Setup of fjord:
// MIPS
module MIPS(
	input clk,
	input rst_n,
	input cpu_en,
	input [7:0] data_read,
	input ram_send,
	input ram_receive,
	output reg cpu_send,
	output reg cpu_receive,
	output reg cpu_ready,
	output reg [15:0] data_addr,
	output reg [7:0] data_store,
	output reg [1:0] mem_ctrl, 
	output reg done
	);
For scale: about 2700 cells after synthesis, roughly 43 I/O pins, roughly 18000 µm² of cells after synthesis.
clock: 2.74 ns
lec_check: 0
abc_area: 1
cap_margin: 20
core_margin: 2
core_utilization: 70
slew_margin: 20
run.sh (not shown) runs the stock make flow with config.mk's settings and CLKGATE_MAP_FILE=.
From the logs: fjord reached the end of the flow and failed the layout checks with setup timing.
Input changes introduced in violet (baseline for comparison: fjord):
Settings: a deleted ABC_AREA that had been 1; a change of CORE_UTILIZATION from 70 to 40; a change of the clock period (ns, I/O delays scaled along) from 2.74 to 4.36.
[summary]
The flow did not stop early for violet: all stages ran, and the layout cleared the timing, design-rule and antenna checks.
Endpoint of the most critical setup path = rt[15]: fjord; endpoint of the most critical setup path = data_addr[13]: violet
violet — length of the first detailed-routing pass in iterations 6 lower, fjord as reference
Side by side, power after layout turned out lower in violet than in fjord.
The average vias per placed instance in violet is 0.918 times that in fjord.
Number of sinks driven by the clock tree came out exactly the same in violet and fjord.
Between violet and fjord, the difference in number of cells on the worst hold path is negligible.
Compared to fjord, violet has final critical-path required period 1090 ps higher.
In the tables for violet and fjord, fraction of the core area covered by cells at the end of the flow reads lower with violet.
What juniper does differently from violet at the input level:
Settings: the clock period (ns, I/O delays scaled along) now 10.0, was 4.36.
- Summary of juniper over violet: total length of routed met3 wires shrank by 16%; period utilization moved down; placed instance count down 31; first-iteration DRC count picked up an extra 21.
- Clock latency reported for the late side of the worst-skew pair: violet vs juniper, no meaningful difference
- Re clock network area share: violet was lower than juniper.
For sierra, these inputs were changed with respect to juniper:
Settings: CORE_UTILIZATION: 40 -> 66; the clock period (ns, I/O delays scaled along): 10.0 -> 3.36.
Notes after the runs:
- Of the two values seen for cell with the largest stage delay on the worst path, buf_12 was produced by juniper and or4b_4 by sierra.
- [sierra vs juniper] number of stages on the worst setup path: higher in sierra
- Compared with juniper, sierra shows a logic share of the area that is 0.98 points lower.
- Changes observed in sierra relative to juniper: setup slack after layout now smaller, layout overhead on the synthesized area +2.0 points, met1 routing resource usage after global routing saw an increase.
- Comparing sierra and juniper, the lower placed instance count is on sierra.
Edits applied to the flow inputs when going from sierra to onyx:
Settings: putting GPL_ROUTABILITY_DRIVEN at 0 where nothing was set; swapping 66 for 71 in CORE_UTILIZATION; putting CTS_CLUSTER_DIAMETER at 224 where nothing was set; putting HOLD_SLACK_MARGIN at -0.09 where nothing was set; putting CTS_CLUSTER_SIZE at 37 where nothing was set; putting SETUP_SLACK_MARGIN at 0.71 where nothing was set; putting ABC_AREA at 1 where nothing was set; putting MAX_ROUTING_LAYER at met4 where nothing was set; swapping 3.36 for 2.71 in the clock period (ns, I/O delays scaled along).
[summary]
Total of cells resized after clock tree synthesis in onyx is 322 higher than in sierra. The lower overall die height of onyx and sierra is in onyx. Die boundary width delta for onyx relative to sierra: 5.7% lower. Simple logic cell fraction of the synthesized area sits higher in onyx than in sierra. Status(onyx) = ERROR, stage = global routing (5_1_grt). Comparing onyx and sierra, die area is higher on sierra. onyx: cell count after placement is 408 higher than what sierra reported. Compared onyx vs sierra, and pre-CTS setup slack is down in onyx. Cmp onyx and sierra / post-synthesis cell area / higher: sierra. From sierra to onyx the numbers moved as follows: xor and xnor area share after synthesis down 2.7 points; total cell area at the placement stage down 2.8%.
#### Input delta (lagoon over onyx)
Settings: CTS_CLUSTER_SIZE changed from 37 to 15; CELL_PAD_IN_SITES_DETAIL_PLACEMENT newly set to 0; SETUP_SLACK_MARGIN changed from 0.71 to 0.25; MIN_ROUTING_LAYER newly set to met1; CTS_CLUSTER_DIAMETER changed from 224 to 202; TNS_END_PERCENT newly set to 100; HOLD_SLACK_MARGIN changed from -0.09 to -0.08; CAP_MARGIN changed from 20 to 40; PLACE_DENSITY newly set to 0.65; the clock period (ns, I/O delays scaled along) changed from 2.71 to 2.72.
onyx → lagoon: post-cts repair resize count saw a decrease, area of placed instances did not really move.
In the reports for onyx and lagoon, the smaller post-placement worst setup slack belongs to lagoon.
Core box area: onyx vs lagoon identical
As far as summed standard-cell area reported by yosys goes, onyx and lagoon are indistinguishable; the numbers are identical.
Diff lagoon..onyx | HPWL reported at the end of detailed placement | negligible
lagoon: complete, dirty (setup timing)
onyx: aborted in global routing (5_1_grt) (tool error)

* * *

Starting RTL as in the previous note.
make LEC_CHECK=0 ABC_AREA=1 CAP_MARGIN=30 CELL_PAD_IN_SITES_DETAIL_PLACEMENT=2 CORE_ASPECT_RATIO=0.81 CORE_MARGIN=10 CORE_UTILIZATION=22 CTS_CLUSTER_SIZE=90 GPL_ROUTABILITY_DRIVEN=1 MAX_ROUTING_LAYER=met4 MIN_ROUTING_LAYER=met1 PLACE_DENSITY_LB_ADDON=0.29 SLEW_MARGIN=20 TNS_END_PERCENT=100 finish   # period 3.15 ns
Rerun with:
ABC_AREA = not set   (was 1)
CAP_MARGIN = 20   (was 30)
CELL_PAD_IN_SITES_DETAIL_PLACEMENT = not set   (was 2)
CORE_ASPECT_RATIO = not set   (was 0.81)
CORE_MARGIN = 2   (was 10)
CORE_UTILIZATION = 32   (was 22)
CTS_CLUSTER_SIZE = not set   (was 90)
GPL_ROUTABILITY_DRIVEN = not set   (was 1)
MAX_ROUTING_LAYER = not set   (was met4)
MIN_ROUTING_LAYER = not set   (was met1)
PLACE_DENSITY_LB_ADDON = not set   (was 0.29)
SLEW_MARGIN = 5   (was 20)
TNS_END_PERCENT = not set   (was 100)
clock period = 10.0 ns   (was 3.15 ns; I/O delays follow)
Critical path depth rises by 2; core utilization grows by 9.4 points; design area is lower by 3.6%; clock skew goes up by 0.0044 ns; power fell by 70%; fmax fell by 30%; worst hold slack is better by 0.0075 ns; first-iteration DRC count came out lower by 6.7%.
Rerun with:
CORE_MARGIN = 4   (was 2)
CORE_UTILIZATION = 40   (was 32)
CTS_CLUSTER_DIAMETER = 292   (was not set)
SETUP_SLACK_MARGIN = 2.75   (was not set)
SLEW_MARGIN = 20   (was 5)
TNS_END_PERCENT = 60   (was not set)
Clock skew came out lower by 0.0070 ns.
Power came out lower by about 2.7%.
Worst setup slack improved by 0.073 ns.
Fmax came out higher by 1.8%.
Rerun with:
ABC_AREA = 1   (was not set)
CORE_ASPECT_RATIO = 0.5   (was not set)
CORE_MARGIN = 2   (was 4)
CORE_UTILIZATION = 72   (was 40)
CTS_CLUSTER_DIAMETER = 400   (was 292)
CTS_CLUSTER_SIZE = 97   (was not set)
PLACE_DENSITY = 0.41   (was not set)
SETUP_SLACK_MARGIN = 0.6   (was 2.75)
TNS_END_PERCENT = 20   (was 60)
clock period = 2.67 ns   (was 10.0 ns; I/O delays follow)
Outcome: This time the run ended with an error in global routing (5_1_grt) (GRT-0232); synthesized cell count came out higher by about a fifth; area after synthesis decreases by a few percent; die area shrinks by well over a third.

* * *

## v37
MIPS again, from the RTL that the note above started with.
==> flow/design.v (excerpt) <==
module MIPS(
	input clk,
	input rst_n,
	input cpu_en,
	input [7:0] data_read,
	input ram_send,
	input ram_receive,
	output reg cpu_send,
	output reg cpu_receive,
	output reg cpu_ready,
	output reg [15:0] data_addr,
	output reg [7:0] data_store,
	output reg [1:0] mem_ctrl, 
	output reg done
	);
clock: 3.43 ns
lec_check: 0
abc_area: 0
cap_margin: 15
cell_pad_in_sites_detail_placement: 0
core_margin: 7
core_utilization: 58
gpl_routability_driven: 1
min_routing_layer: met1
place_density_lb_addon: 0.24
setup_slack_margin: 0.61
slew_margin: 20
tns_end_percent: 100
Edits applied to the flow inputs when going from v37 to v7:
- swapping 58 for 68 in CORE_UTILIZATION
- putting HOLD_SLACK_MARGIN at 0.29 where nothing was set
- swapping 100 for 5 in TNS_END_PERCENT
- swapping 0 for 1 in ABC_AREA
- swapping 1 for 0 in GPL_ROUTABILITY_DRIVEN
## What came out
v7 closes out successfully: all stages finished, all timing, DRC and antenna checks passed. Re worst hold margin: v37 was lower than v7. Highest metal layer with signal wires = met4: v37; highest metal layer with signal wires = met5: v7. From v37 to v7, sequential cell count of the final layout did not move at all. Compared with v37, in v7 sequential share of layout area rose 3.1 points; worst path setup slack after routing rose 220 ps.
## Diff of input files: v43 against v7
- PLACE_DENSITY_LB_ADDON no longer set, was 0.24
- CORE_UTILIZATION now 64, was 68
- CAP_MARGIN now 20, was 15
- CELL_PAD_IN_SITES_DETAIL_PLACEMENT no longer set, was 0
- MIN_ROUTING_LAYER no longer set, was met1
- SETUP_SLACK_MARGIN no longer set, was 0.61
- HOLD_SLACK_MARGIN no longer set, was 0.29
- GPL_ROUTABILITY_DRIVEN no longer set, was 0
- TNS_END_PERCENT no longer set, was 5
- CORE_MARGIN now 2, was 7
- the clock period (ns, I/O delays scaled along) now 2.46, was 3.43
[summary]
Sort v43 and v7 by sequential share of layout area, ascending, and v43 comes first. On post-cts repair resize count: v43 sits above v7. The worst hold slack number comes out higher for v43 vs v7. Nothing crashed in v43 and all stages finished; the problem is that the final layout failed, the offending checks being setup timing.
The following lists how v35 was set up differently from v43:
- changing CORE_UTILIZATION from 64 to 36
- removing ABC_AREA (formerly 1)
- changing the clock period (ns, I/O delays scaled along) from 2.46 to 11.3
- Compared to v43, v35 has critical path depth in cells 4 lower.
- For v43, the highest signal layer in the routed design was met5, unlike v35, where it was met4.
- [diff] highest ir drop seen on vdd, v35 relative to v43: improvement
- Compared with v43, v35 ends up with less cell area.
- Sort v43 and v35 by synthesized-area fraction occupied by adder cells, descending, and v43 comes first.
- Changes observed in v35 relative to v43: global-route usage lower, count of different cell masters after synthesis +40, area fraction in and, or, nand and nor cells shrank by 4.6 points.
- Going from v43 to v35, utilization shrinks by 43 points.
- In summary, v35 completed successfully, with a layout that passed the timing, design-rule and antenna checks.
- Compare v43 and v35 | width of the chip lower: v43
- v35 ends up with lower critical path buffer and inverter count than v43 does.
Here is what was changed in the inputs of v25 compared with v35.
- swapping 36 for 23 in CORE_UTILIZATION
- swapping 11.3 for 4.36 in the clock period (ns, I/O delays scaled along)
==> results <==
v25 has completed all stages; timing, DRC and antenna checks passed. met2 capacity usage during global routing came out lower on v25 than on v35. v25 against v35: non-clock buffer count in the final layout up 59%, overall global routing resource usage lost 8.5 points, detail-routed via count per cell decreased by 10% relative to the old numbers. The combinational fraction of design power was comparable across v35 and v25. v35 → v25: cell count now sits higher, peak clock frequency supported by timing now sits higher, total area of sequential cells now sits at about the same level. v25 — worst path required time 6900 ps lower, v35 as reference.
Relative to v25, the following input files were edited for v40:
- HOLD_SLACK_MARGIN now 0.07, previously not set
- SETUP_SLACK_MARGIN now 2.75, previously not set
- CTS_CLUSTER_DIAMETER now 292, previously not set
- CORE_UTILIZATION now 40, was 23
- CORE_MARGIN now 3, was 2
- GPL_ROUTABILITY_DRIVEN now 0, previously not set
- TNS_END_PERCENT now 60, previously not set
- the clock period (ns, I/O delays scaled along) now 10.0, was 4.36
==> results <==
Re sequential power share: v25 and v40 aren't equal, and the higher value belongs to v40.
Design area in v40 is 5.0% lower than in v25
v25 fits on a die that is larger than the die of v40.
The non-clock buffer count number comes out higher for v25 vs v40.
Clock buffer and inverter area fraction after layout: v40 vs v25 down 0.43 points
Largest driver fanout on the critical path, v40 vs v25: up by more than 100%
v40 vs. v25: tally of filler cells in the layout went down; routed length on met1 fell 13%; utilization after layout moved up.
No activity file was given, so power comes from the tool's default toggle rates.
